==> job 3175: inputs <==
// emaxi
module emaxi( 
   wr_wait, rd_wait, rr_access, rr_packet, m_axi_awid, m_axi_awaddr,
   m_axi_awlen, m_axi_awsize, m_axi_awburst, m_axi_awlock,
   m_axi_awcache, m_axi_awprot, m_axi_awqos, m_axi_awvalid, m_axi_wid,
   m_axi_wdata, m_axi_wstrb, m_axi_wlast, m_axi_wvalid, m_axi_bready,
   m_axi_arid, m_axi_araddr, m_axi_arlen, m_axi_arsize, m_axi_arburst,
   m_axi_arlock, m_axi_arcache, m_axi_arprot, m_axi_arqos,
   m_axi_arvalid, m_axi_rready,
   wr_access, wr_packet, rd_access, rd_packet, rr_wait, m_axi_aclk,
   m_axi_aresetn, m_axi_awready, m_axi_wready, m_axi_bid, m_axi_bresp,
   m_axi_bvalid, m_axi_arready, m_axi_rid, m_axi_rdata, m_axi_rresp,
   m_axi_rlast, m_axi_rvalid
   );
==> flow/config.mk <==
export PLATFORM = sky130hd
export DESIGN_NAME = emaxi
export DESIGN_NICKNAME = emaxi
export VERILOG_FILES = /design/flow/design.v
export SDC_FILE = /design/flow/constraint.sdc
export NUM_CORES = 4
export LEC_CHECK = 0
export CAP_MARGIN = 0
export CELL_PAD_IN_SITES_DETAIL_PLACEMENT = 1
export CELL_PAD_IN_SITES_GLOBAL_PLACEMENT = 2
export CORE_ASPECT_RATIO = 1.74
export CORE_MARGIN = 2
export CORE_UTILIZATION = 40
export CTS_CLUSTER_SIZE = 83
export GPL_ROUTABILITY_DRIVEN = 0
export GPL_TIMING_DRIVEN = 0
export HOLD_SLACK_MARGIN = -0.08
export MAX_ROUTING_LAYER = met5
export SLEW_MARGIN = 40
export TNS_END_PERCENT = 80
==> flow/constraint.sdc <==
create_clock -name core_clock -period 2.7 [get_ports {m_axi_aclk}]
set_input_delay 0.5400 -clock core_clock [delete_from_list [all_inputs] [get_ports {m_axi_aclk}]]
set_output_delay 0.5400 -clock core_clock [all_outputs]
set_load 0.01 [all_outputs]
run.sh (not shown) runs the stock make flow with config.mk's settings and CLKGATE_MAP_FILE=.
==> inputs of job 4658, as changes to job 3175 <==
==> flow/config.mk (replaced) <==
export PLATFORM = sky130hd
export DESIGN_NAME = emaxi
export DESIGN_NICKNAME = emaxi
export VERILOG_FILES = /design/flow/design.v
export SDC_FILE = /design/flow/constraint.sdc
export NUM_CORES = 4
export LEC_CHECK = 0
export ABC_AREA = 1
export CAP_MARGIN = 20
export CORE_MARGIN = 2
export CORE_UTILIZATION = 70
export SETUP_SLACK_MARGIN = 0.94
export SLEW_MARGIN = 20
==> flow/constraint.sdc (replaced) <==
create_clock -name core_clock -period 5.04 [get_ports {m_axi_aclk}]
set_input_delay 1.0080 -clock core_clock [delete_from_list [all_inputs] [get_ports {m_axi_aclk}]]
set_output_delay 1.0080 -clock core_clock [all_outputs]
set_load 0.01 [all_outputs]
==> inputs of job 6425, as changes to job 3175 <==
==> flow/config.mk (replaced) <==
export PLATFORM = sky130hd
export DESIGN_NAME = emaxi
export DESIGN_NICKNAME = emaxi
export VERILOG_FILES = /design/flow/design.v
export SDC_FILE = /design/flow/constraint.sdc
export NUM_CORES = 4
export LEC_CHECK = 0
export CAP_MARGIN = 20
export CELL_PAD_IN_SITES_GLOBAL_PLACEMENT = 2
export CORE_MARGIN = 5
export CORE_UTILIZATION = 40
export SLEW_MARGIN = 20
==> flow/constraint.sdc (replaced) <==
create_clock -name core_clock -period 5.0 [get_ports {m_axi_aclk}]
set_input_delay 1.0000 -clock core_clock [delete_from_list [all_inputs] [get_ports {m_axi_aclk}]]
set_output_delay 1.0000 -clock core_clock [all_outputs]
set_load 0.01 [all_outputs]
==> results <==
Row count: job 4658 115; job 3175 198; job 6425 150
Unrepaired setup endpoints after global routing: job 4658 false; job 3175 true; job 6425 false
Data arrival time of the critical path: job 4658 2.48 ns; job 3175 3.15 ns; job 6425 2.45 ns
# Taps: job 4658 1,287; job 3175 2,200; job 6425 2,204
Fraction of met1 tracks used by global routing: job 4658 50.25%; job 3175 29.04%; job 6425 30.16%
Status: job 4658 no timing/DRC/antenna violations; job 3175 no timing/DRC/antenna violations; job 6425 no timing/DRC/antenna violations
Count of clock-net buffers in the final layout: job 4658 237; job 3175 226; job 6425 276
Fillers: job 4658 5,683; job 3175 16,140; job 6425 14,560
Number of cells in the yosys synthesis report: job 4658 6,472; job 3175 4,217; job 6425 4,217
Die extent in y: job 4658 319.8 um; job 3175 545.8 um; job 6425 420.7 um
Count of non-CTS inverters in the layout: job 4658 115; job 3175 22; job 6425 22
Total number of nets in the final design: job 4658 7,102; job 3175 5,444; job 6425 4,994
Post-synth seq share: job 4658 70.25%; job 3175 72.69%; job 6425 72.69%
WL per Instance: job 4658 23.57 um; job 3175 29.77 um; job 6425 26.85 um
